Setup of v53:
==> flow/design.v <==
`timescale 1ns / 1ps
module get_conv_target_angle(
input signed [19:0] target_angle,
output reg signed [19:0] target_angle_conv,
output reg [2:0] quadrant_loc
    );
  always@(*)
    begin
        if ((target_angle >{16'd90,4'd0}) && (target_angle <= {16'd180,4'd0})) target_angle_conv = target_angle - {16'd90,4'd0};
        else if ((target_angle >{16'd180,4'd0}) && (target_angle <= {16'd270,4'd0})) target_angle_conv = target_angle - {16'd180,4'd0};
        else if ((target_angle > {16'd270,4'd0}) && (target_angle <= {16'd360,4'd0})) target_angle_conv = target_angle - {16'd360,4'd0};
        else target_angle_conv = target_angle;
    end 
  always@(*)
    begin
        if ((target_angle >{16'd90,4'd0}) && (target_angle <= {16'd180,4'd0})) quadrant_loc = 3'd2;
        else if ((target_angle >{16'd180,4'd0}) && (target_angle <= {16'd270,4'd0})) quadrant_loc = 3'd3;
        else if ((target_angle > {16'd270,4'd0}) && (target_angle <= {16'd360,4'd0})) quadrant_loc = 3'd4;
        else quadrant_loc = 3'd1;
    end    
endmodule
`timescale 1ns / 1ps
module output_mapping(
input signed [19:0] x, 
input signed [19:0] y,
input [2:0] quadrant_loc,
output reg signed [19:0] x_res,
output reg signed [19:0] y_res
    );
always@(*)
    begin
        if (quadrant_loc == 3'd2) x_res = -y;
        else if (quadrant_loc == 3'd3) x_res = -x;
        else  x_res = x; 
    end
 always@(*)
   begin
     if (quadrant_loc == 3'd2)       y_res = x;
     else if (quadrant_loc == 3'd3)  y_res = -y;
     else                            y_res = y; 
   end
endmodule
`timescale 1ns / 1ps
module cordic_sin_cos(clk,rst,target_angle,x_res,y_res);
 input clk,rst;   
 input signed [19:0] target_angle;    
 output reg signed [19:0] x_res;  
 output reg signed [19:0] y_res;  
 wire signed [19:0] x_res_comb;  
 wire signed [19:0] y_res_comb;  
 reg signed [19:0] x [9:0];   
 reg signed [19:0] y [9:0];   
 wire signed[19:0] arc_tan [8:0];   
 reg  signed[19:0] z[8:0];   
 reg  d[8:0];  
 wire signed [19:0] target_angle_conv;   
 wire [2:0] quadrant_loc;  
 assign arc_tan[0] = {{6{1'b0}},10'b0000101101,4'b0000};    
 assign arc_tan[1] = {{6{1'b0}},10'b0000011010,4'b1001};    
 assign arc_tan[2] = {{6{1'b0}},10'b0000001110,4'b0000};    
 assign arc_tan[3] = {{6{1'b0}},10'b0000000111,4'b0010};    
 assign arc_tan[4] = {{6{1'b0}},10'b0000000011,4'b1001};    
 assign arc_tan[5] = {{6{1'b0}},10'b0000000001,4'b1100};    
 assign arc_tan[6] = {{6{1'b0}},10'b0000000000,4'b1110};    
 assign arc_tan[7] = {{6{1'b0}},10'b0000000000,4'b0111};    
 assign arc_tan[8] = {{6{1'b0}},10'b0000000000,4'b0011};    
 get_conv_target_angle conv_angle(.target_angle(target_angle),.target_angle_conv(target_angle_conv),.quadrant_loc(quadrant_loc));
 output_mapping out_map(.x(x[9][19:0]),.y(y[9][19:0]),.quadrant_loc(quadrant_loc),.x_res(x_res_comb),.y_res(y_res_comb));
 always@(posedge clk)
  begin
    if (rst == 0)
       begin
         x_res [19:0]     <= 20'b0;
         y_res [19:0]     <= 20'b0;  
       end 
    else 
       begin
         x_res [19:0] <= x_res_comb;
         y_res [19:0] <= y_res_comb;
       end
  end
 always@(*)
   begin
      x[0] = 20'b00001001101101110001;  
      y[0] = 20'b00000000000000000000;  
      z[0] = target_angle_conv;  
      d[0] = (z[0][19] == 0) ? 1 : 0;   
   end
 always@(*)
   begin
     x[1] = (d[0] == 1) ? (x[0] - y[0]) : (x[0]+y[0]);
     y[1] = (d[0] == 1) ? (y[0] + x[0]) : (y[0]-x[0]);
     z[1] = (d[0] == 1) ? (z[0] - arc_tan[0]) : (z[0]+arc_tan[0]);
     d[1] = (z[1][19] == 0) ? 1 : 0;
     x[2] = (d[1] == 1) ? (x[1] - (y[1]>>>1)) : (x[1]+(y[1]>>>1));
     y[2] = (d[1] == 1) ? (y[1] + (x[1]>>>1)) : (y[1]-(x[1]>>>1));
     z[2] = (d[1] == 1) ? (z[1] - arc_tan[1]) : (z[1]+arc_tan[1]);
     d[2] = (z[2][19] == 0) ? 1 : 0;   
     x[3] = (d[2] == 1) ? (x[2] - (y[2]>>>2)) : (x[2]+(y[2]>>>2));
     y[3] = (d[2] == 1) ? (y[2] + (x[2]>>>2)) : (y[2]-(x[2]>>>2));
     z[3] = (d[2] == 1) ? (z[2] - arc_tan[2]) : (z[2]+arc_tan[2]);
     d[3] = (z[3][19] == 0) ? 1 : 0; 
     x[4] = (d[3] == 1) ? (x[3] - (y[3]>>>3)) : (x[3]+(y[3]>>>3));
     y[4] = (d[3] == 1) ? (y[3] + (x[3]>>>3)) : (y[3]-(x[3]>>>3));
     z[4] = (d[3] == 1) ? (z[3] - arc_tan[3]) : (z[3]+arc_tan[3]);
     d[4] = (z[4][19] == 0) ? 1 : 0; 
     x[5] = (d[4] == 1) ? (x[4] - (y[4]>>>4)) : (x[4]+(y[4]>>>4));
     y[5] = (d[4] == 1) ? (y[4] + (x[4]>>>4)) : (y[4]-(x[4]>>>4));
     z[5] = (d[4] == 1) ? (z[4] - arc_tan[4]) : (z[4]+arc_tan[4]);
     d[5] = (z[5][19] == 0) ? 1 : 0; 
     x[6] = (d[5] == 1) ? (x[5] - (y[5]>>>5)) : (x[5]+(y[5]>>>5));
     y[6] = (d[5] == 1) ? (y[5] + (x[5]>>>5)) : (y[5]-(x[5]>>>5));
     z[6] = (d[5] == 1) ? (z[5] - arc_tan[5]) : (z[5]+arc_tan[5]);
     d[6] = (z[6][19] == 0) ? 1 : 0; 
     x[7] = (d[6] == 1) ? (x[6] - (y[6]>>>6)) : (x[6]+(y[6]>>>6));
     y[7] = (d[6] == 1) ? (y[6] + (x[6]>>>6)) : (y[6]-(x[6]>>>6));
     z[7] = (d[6] == 1) ? (z[6] - arc_tan[6]) : (z[6]+arc_tan[6]);
     d[7] = (z[7][19] == 0) ? 1 : 0; 
     x[8] = (d[7] == 1) ? (x[7] - (y[7]>>>7)) : (x[7]+(y[7]>>>7));
     y[8] = (d[7] == 1) ? (y[7] + (x[7]>>>7)) : (y[7]-(x[7]>>>7));
     z[8] = (d[7] == 1) ? (z[7] - arc_tan[7]) : (z[7]+arc_tan[7]);
     d[8] = (z[8][19] == 0) ? 1 : 0; 
     x[9] = (d[8] == 1) ? (x[8] - (y[8]>>>8)) : (x[8]+(y[8]>>>8));
     y[9] = (d[8] == 1) ? (y[8] + (x[8]>>>8)) : (y[8]-(x[8]>>>8));
     z[9] = (d[8] == 1) ? (z[8] - arc_tan[8]) : (z[8]+arc_tan[8]);
     d[9] = (z[9][19] == 0) ? 1 : 0; 
   end
endmodule
==> flow/config.mk <==
export PLATFORM = sky130hd
export DESIGN_NAME = cordic_sin_cos
export DESIGN_NICKNAME = cordic_sin_cos
export VERILOG_FILES = /design/flow/design.v
export SDC_FILE = /design/flow/constraint.sdc
export NUM_CORES = 4
export LEC_CHECK = 0
export ABC_AREA = 1
export CAP_MARGIN = 35
export CORE_MARGIN = 2
export CORE_UTILIZATION = 68
export CTS_CLUSTER_DIAMETER = 383
export CTS_CLUSTER_SIZE = 18
export SETUP_SLACK_MARGIN = 4.62
export SLEW_MARGIN = 20
==> flow/constraint.sdc <==
create_clock -name core_clock -period 17.5 [get_ports {clk}]
set_input_delay 3.5000 -clock core_clock [delete_from_list [all_inputs] [get_ports {clk}]]
set_output_delay 3.5000 -clock core_clock [all_outputs]
set_load 0.01 [all_outputs]
run.sh (not shown) runs the stock make flow with config.mk's settings and CLKGATE_MAP_FILE=.
v53 did not run to completion, as it errored out during 3_5_place_dp.
The inputs of v54 differ from those of v53 as listed below.
- SETUP_SLACK_MARGIN: 4.62 -> unset
- CORE_UTILIZATION: 68 -> 70
- PLACE_DENSITY: unset -> 0.79
- ABC_AREA: 1 -> unset
- CTS_CLUSTER_DIAMETER: 383 -> unset
==> results <==
- v54 is listed as incomplete: the tool reported an error in 3_5_place_dp and the run ended there.
- The xor and xnor area share after synthesis was comparable across v54 and v53.
- Between v53 and v54, the flow reports horizontal die dimension decreasing slightly.
- Compared with v53, in v54 area of the die moved down, count of pins on the block boundary level.
- v54 against v53: compound-cell area share of the yosys netlist saw an increase; area of the mapped netlist saw a decrease; post-synthesis net count saw a decrease; synthesis area per yosys saw a decrease.
The following lists how v5 was set up differently from v54:
- CTS_CLUSTER_SIZE now 97, was 18
- CORE_UTILIZATION now 69, was 70
- CAP_MARGIN now 20, was 35
- PLACE_DENSITY no longer set, was 0.79
- the clock period (ns, I/O delays scaled along) now 41.1, was 17.5
==> comparison <==
v5 reached the end of the flow, and the finished layout is clean on the timing, design-rule and antenna checks. Comparing v54 against v5, there is no change at all in count of library flops with an enable pin. Compared v5 against v54; multiplexer fraction of the synthesized cell area within noise. Total nets after synthesis: v5 vs v54 identical. On core box area: between v5 and v54, it ends up higher for v5. Final weighted congestion of routability-driven global placement ended up about 1% higher on v5 than on v54. Diff v5..v54 | synthesized cell count | unchanged. Relative to v54, the count of standard-cell rows of v5 is higher by 1. Floorplan check, v5 vs v54: die outline larger in v5. Y dimension of the die: v5 vs v54 up 1.3 um. Going from v54 to v5, effective utilization at floorplan decreased by 1.6 points relative to the old numbers, chip width increased by 1.3 um relative to the old numbers.
Here is what was changed in the inputs of v41 compared with v5.
- a deleted CTS_CLUSTER_SIZE that had been 97
- an added TNS_END_PERCENT of 5
- an added GPL_TIMING_DRIVEN of 0
- a change of CORE_UTILIZATION from 69 to 40
- a change of the clock period (ns, I/O delays scaled along) from 41.1 to 35.0
--- outcome ---
The final layout from v41, which completed every stage, passed the timing, design-rule and antenna checks at the end of the flow. Compared with v5, v41 shows area of all placed cells without fillers that has gone up by a few percent. In the metrics for v5 and v41, the one carrying the higher total of clock buffers placed in the layout is v41. Changes observed in v41 relative to v5: area taken by multi-input logic gates now sits higher; cell count has increased. Re overall track demand over capacity in global routing: v41 is 16 points down on v5. For the non-clock buffer total of the final layout, v41 came in 57 higher than v5 did. Core util | v41 vs v5 | v41 lower. When v41 is measured against v5, its pre-CTS worst setup slack turns out 7.82 ns lower. Taking v5 as 1.0, v41 lands at 0.900 on detail-routed net length per standard cell. The number of well-tap cells placed number comes out lower for v5 vs v41. The run showing the greater critical path depth in cells is v41.
#### Input delta (v47 over v41)
- CAP_MARGIN now 25, was 20
- CORE_UTILIZATION now 32, was 40
- SLEW_MARGIN now 10, was 20
- CORE_ASPECT_RATIO now 0.5, previously not set
- GPL_TIMING_DRIVEN no longer set, was 0
- TNS_END_PERCENT now 20, was 5
## What came out
- Buffer count from post-CTS setup fixing was lower in v47 than in v41.
- Against v41, v47 reports a final worst slack that is higher.
- On flop share of the area, v41 and v47 are basically level.
- Of the two values seen for highest layer used for signal routing, met4 was produced by v47 and met5 by v41.
The following lists how v57 was set up differently from v47:
- CTS_CLUSTER_SIZE newly set to 100
- TNS_END_PERCENT changed from 20 to 10
- CORE_ASPECT_RATIO changed from 0.5 to 1.94
- CORE_UTILIZATION changed from 32 to 64
- CAP_MARGIN changed from 25 to 20
- SLEW_MARGIN changed from 10 to 20
- CTS_CLUSTER_DIAMETER newly set to 147
Results
Cmp v47 and v57 / met2 track utilization from global routing / lower: v47. Going from v47 to v57, fill cell instance count of the final layout decreased by 4249 relative to the old numbers, worst slew slack as a fraction of its limit decreased by 12 points relative to the old numbers, post-route fraction of the period consumed by the critical path increased by 1.6 points relative to the old numbers. Diff v47 -> v57: setup slack lost 0.55 ns; sequential share of layout area neither gained nor lost much. Non-clock buffer count, v57 vs v47: down by a few percent.
